==> inputs of job 5930 <==
Design pipeline, start of the top module:
module pipeline(
input clk,
input rst_n,
input signed [8:0] x_in,
input signed [8:0] y_in,
input signed [31:0] phase_in,
input in_valid,
output signed [8:0] x_out,
output signed [8:0] y_out,
output signed [31:0] phase_out,
output out_valid
);
    wire signed [8:0] x_stage [0:31];
    wire signed [8:0] y_stage [0:31];
    wire signed [31:0] phase_stage [0:31];
    assign x_stage[0] = x_in;
    assign y_stage[0] = y_in;
    assign phase_stage[0] = phase_in;
genvar i;
generate
        for (i = 0; i < 31; i = i + 1) begin : cordic_stages
            cordic_phase_shifter #(
                .DEPTH(i),
                .LOG2_PHASE_SCALE(0)
            ) stage_inst (
                .clk(clk),
                .rst_n(rst_n),
                .x_in(x_stage[i]),
                .y_in(y_stage[i]),
                .p(phase_stage[i]),
                .x_out(x_stage[i+1]),
                .y_out(y_stage[i+1]),
                .phase_final(phase_stage[i+1])
            );
        end
endgenerate
    reg [30:0] valid_stage;
    always @(posedge clk) begin
        if (!rst_n)
            valid_stage <= 31'd0;
        else
            valid_stage <= {valid_stage[29:0], in_valid};
    end
    assign out_valid = valid_stage[30];
    assign x_out = x_stage[31];
    assign y_out = y_stage[31];
    assign phase_out = phase_stage[31];
endmodule
clock: 2.88 ns
lec_check: 0
cap_margin: 5
core_aspect_ratio: 0.98
core_margin: 2
core_utilization: 72
cts_cluster_diameter: 106
cts_cluster_size: 28
gpl_routability_driven: 0
setup_slack_margin: -0.28
slew_margin: 40
run.sh (not shown) runs the stock make flow with config.mk's settings and CLKGATE_MAP_FILE=.
==> job 5378 (differences from job 5930) <==
Settings changed: CAP_MARGIN 5 to 20, CORE_ASPECT_RATIO 0.98 to unset, CORE_MARGIN 2 to 6, CORE_UTILIZATION 72 to 23, CTS_CLUSTER_DIAMETER 106 to unset, CTS_CLUSTER_SIZE 28 to unset, GPL_ROUTABILITY_DRIVEN 0 to unset, SETUP_SLACK_MARGIN -0.28 to unset, SLEW_MARGIN 40 to 25.
==> flow/constraint.sdc (replaced) <==
create_clock -name core_clock -period 4.63 [get_ports {clk}]
set_input_delay 0.9260 -clock core_clock [delete_from_list [all_inputs] [get_ports {clk}]]
set_output_delay 0.9260 -clock core_clock [all_outputs]
set_load 0.01 [all_outputs]
==> job 1480 (differences from job 5930) <==
Settings changed: CAP_MARGIN 5 to 20, CORE_ASPECT_RATIO 0.98 to unset, CTS_CLUSTER_DIAMETER 106 to unset, CTS_CLUSTER_SIZE 28 to unset, GPL_ROUTABILITY_DRIVEN 0 to unset, SETUP_SLACK_MARGIN -0.28 to 0.47, SLEW_MARGIN 40 to 20.
==> flow/constraint.sdc (replaced) <==
create_clock -name core_clock -period 4.08 [get_ports {clk}]
set_input_delay 0.8160 -clock core_clock [delete_from_list [all_inputs] [get_ports {clk}]]
set_output_delay 0.8160 -clock core_clock [all_outputs]
set_load 0.01 [all_outputs]
==> job 9605 (differences from job 5930) <==
Settings changed: CORE_ASPECT_RATIO 0.98 to unset, CTS_CLUSTER_DIAMETER 106 to 70, CTS_CLUSTER_SIZE 28 to 33, GPL_ROUTABILITY_DRIVEN 0 to unset, SETUP_SLACK_MARGIN -0.28 to -0.27.
==> flow/constraint.sdc (replaced) <==
create_clock -name core_clock -period 2.83 [get_ports {clk}]
set_input_delay 0.5660 -clock core_clock [delete_from_list [all_inputs] [get_ports {clk}]]
set_output_delay 0.5660 -clock core_clock [all_outputs]
set_load 0.01 [all_outputs]
==> comparison <==
- Job 5378 finished with timing, DRC and antenna clean. Job 9605 finished but fails on setup timing. Job 1480 finished with timing, DRC and antenna clean. Job 5930 finished but failed the layout checks on setup timing.
- Global-route usage, highest first: job 9605, job 5930, job 1480, job 5378.
- Clock skew, highest first: job 9605, job 5378, job 1480, job 5930.
- The highest clock-buffer cell count belongs to job 5378, the lowest to job 5930.
- In job 9605 the non-clock buffer count is higher than in job 5930, by 292.
- Fmax: job 5378 < job 1480 < job 9605 < job 5930.
- Against job 1480, the cell count of job 5930 is higher by 7.9%.
- Setup slack: job 1480 > job 5378 > job 5930 > job 9605.
- Die area is about the same in job 9605 and job 5930.
==> figures <==
| quantity | job 9605 | job 5378 | job 1480 | job 5930 |
|---|---|---|---|---|
| Result of the run | finished with violations | finished clean | finished clean | finished with violations |
| Reasons for failing layout checks | setup timing | - | - | setup timing |
| Placeable Area | 0.1519 sq mm | 0.4758 sq mm | 0.1519 sq mm | 0.1524 sq mm |
| Worst-Skew Late Latency | 0.81 ns | 0.84 ns | 0.82 ns | 0.73 ns |
| Register Area | 0.03175 sq mm | 0.03165 sq mm | 0.03168 sq mm | 0.03175 sq mm |
| Number of antenna violations at the first check in global routing | 14 | 5 | 8 | 5 |
| Average detailed-routed wire length per instance | 21.73 microns | 13.76 microns | 18.38 microns | 18.70 microns |
| Setup-failing EPs final | 461 | 0 | 0 | 334 |
| Critical path peak fanout | 4 | 22 | 18 | 9 |
| Ratio of layout area to synthesized area | 1.2414x | 1.1296x | 1.0920x | 1.1753x |
| Setup WS pre-CTS | -0.7117 ns | 0.5578 ns | 0.3748 ns | -0.5484 ns |
| CP Data Required Time | 3.44 ns | 5.27 ns | 4.76 ns | 3.51 ns |
| Pre-placement core utilization | 0.7249 | 0.2314 | 0.7249 | 0.7223 |
| Number of logged tool warnings | 58 | 57 | 66 | 61 |
| Seq area share | 0.2323 | 0.2545 | 0.2635 | 0.2453 |
| Destination of the worst hold path | cordic_stages[0].stage_inst.phase_final[8]$_DFF_P_ | cordic_stages[30].stage_inst.phase_final[15]$_DFF_P_ | cordic_stages[30].stage_inst.phase_final[9]$_DFF_P_ | cordic_stages[0].stage_inst.phase_final[1]$_DFF_P_ |
| Start of the worst register-to-register path | cordic_stages[20].stage_inst.phase_final[31]$_DFF_P_ | cordic_stages[26].stage_inst.phase_final[31]$_DFF_P_ | cordic_stages[27].stage_inst.phase_final[31]$_DFF_P_ | cordic_stages[3].stage_inst.phase_final[31]$_DFF_P_ |
| CP Launch Point | cordic_stages[20].stage_inst.phase_final[31]$_DFF_P_ | cordic_stages[26].stage_inst.phase_final[31]$_DFF_P_ | cordic_stages[27].stage_inst.phase_final[31]$_DFF_P_ | cordic_stages[3].stage_inst.phase_final[31]$_DFF_P_ |
| Die width | 395.1 microns | 703.9 microns | 395.1 microns | 399.0 microns |
| Setup TNS | -93.11 ns | 0 ns | 0 ns | -38.51 ns |
| Portion of the layout cell area used by non-clock buffers | 0.1119 | 0.01531 | 0.01911 | 0.09905 |

========
==> trial 74: inputs <==
Starting RTL as in the previous note.
export LEC_CHECK = 0
export ABC_AREA = 0
export CAP_MARGIN = 35
export CELL_PAD_IN_SITES_GLOBAL_PLACEMENT = 3
export CORE_ASPECT_RATIO = 0.65
export CORE_MARGIN = 4
export CORE_UTILIZATION = 70
export CTS_CLUSTER_DIAMETER = 169
export GPL_ROUTABILITY_DRIVEN = 0
export GPL_TIMING_DRIVEN = 1
export MAX_ROUTING_LAYER = met4
export PLACE_DENSITY_LB_ADDON = 0.22
export SETUP_SLACK_MARGIN = -0.26
export SLEW_MARGIN = 20
create_clock -name core_clock -period 3.31 [get_ports {clk}]
==> build 86 (differences from trial 74) <==
Settings changed: ABC_AREA 0 to 1, CAP_MARGIN 35 to 20, CELL_PAD_IN_SITES_GLOBAL_PLACEMENT 3 to unset, CORE_ASPECT_RATIO 0.65 to unset, CORE_MARGIN 4 to 2, CORE_UTILIZATION 70 to 40, CTS_CLUSTER_DIAMETER 169 to 188, GPL_ROUTABILITY_DRIVEN 0 to unset, GPL_TIMING_DRIVEN 1 to 0, MAX_ROUTING_LAYER met4 to unset, PLACE_DENSITY_LB_ADDON 0.22 to 0.14, SETUP_SLACK_MARGIN -0.26 to unset.
==> flow/constraint.sdc (replaced) <==
create_clock -name core_clock -period 10.0 [get_ports {clk}]
set_input_delay 2.0000 -clock core_clock [delete_from_list [all_inputs] [get_ports {clk}]]
set_output_delay 2.0000 -clock core_clock [all_outputs]
set_load 0.01 [all_outputs]
==> trial 58 (differences from trial 74) <==
Settings changed: ABC_AREA 0 to unset, CAP_MARGIN 35 to 5, CELL_PAD_IN_SITES_GLOBAL_PLACEMENT 3 to unset, CORE_ASPECT_RATIO 0.65 to 0.98, CORE_MARGIN 4 to 2, CORE_UTILIZATION 70 to 72, CTS_CLUSTER_DIAMETER 169 to 106, CTS_CLUSTER_SIZE set to 28, GPL_TIMING_DRIVEN 1 to unset, MAX_ROUTING_LAYER met4 to unset, PLACE_DENSITY_LB_ADDON 0.22 to unset, SETUP_SLACK_MARGIN -0.26 to -0.28, SLEW_MARGIN 20 to 40, TNS_END_PERCENT set to 5.
==> flow/constraint.sdc (replaced) <==
create_clock -name core_clock -period 2.88 [get_ports {clk}]
set_input_delay 0.5760 -clock core_clock [delete_from_list [all_inputs] [get_ports {clk}]]
set_output_delay 0.5760 -clock core_clock [all_outputs]
set_load 0.01 [all_outputs]
==> results <==
	trial 58	trial 74	build 86
Reg-to-Reg End	cordic_stages[8].stage_inst.phase_final[27]	-	cordic_stages[2].stage_inst.phase_final[31]
Aoi share	19.9%	19.9%	9.85%
Post-CTS setup buffer count	9	-	0
Post-DR wirelength/cell	18.4 µm	-	17.1 µm
Clock-cell share of area	1.52%	-	4.84%
Violation count after the first detailed-routing iteration	6858	-	10249
Clock tree buffer count of the final layout	77	-	261
Total length of routed wires	285000 µm	-	459000 µm
Maximum number of pins on one net before global-route repair	153	-	32
Met1 routing resource usage after global routing	46.2%	-	36.3%
Post-placement cell count	15313	-	26523
Horizontal die dimension	399 µm	500 µm	580 µm
Final antenna diode count	3	-	15
Chip area in the Yosys report	110000 µm²	110000 µm²	133000 µm²
Run status	finished with violations	did not finish	complete, no violations
Failing step	-	global placement without I/O	-
Layout check failures	setup timing	-	-
Filler Cells Inserted	9191	-	35691
Tapcell count	2016	-	4366
Fraction of cell area in non-clock buffers	10.2%	-	1.94%
Initial antenna violation count	13	-	26
Wl on met1	126000 µm	-	218000 µm
Max Used Layer	met5	-	met5
Total number of H-tree levels	3	-	4
Crit path required time	3520 ps	-	10820 ps
Mean Syn Cell Area	9.15 µm²	9.15 µm²	6.02 µm²
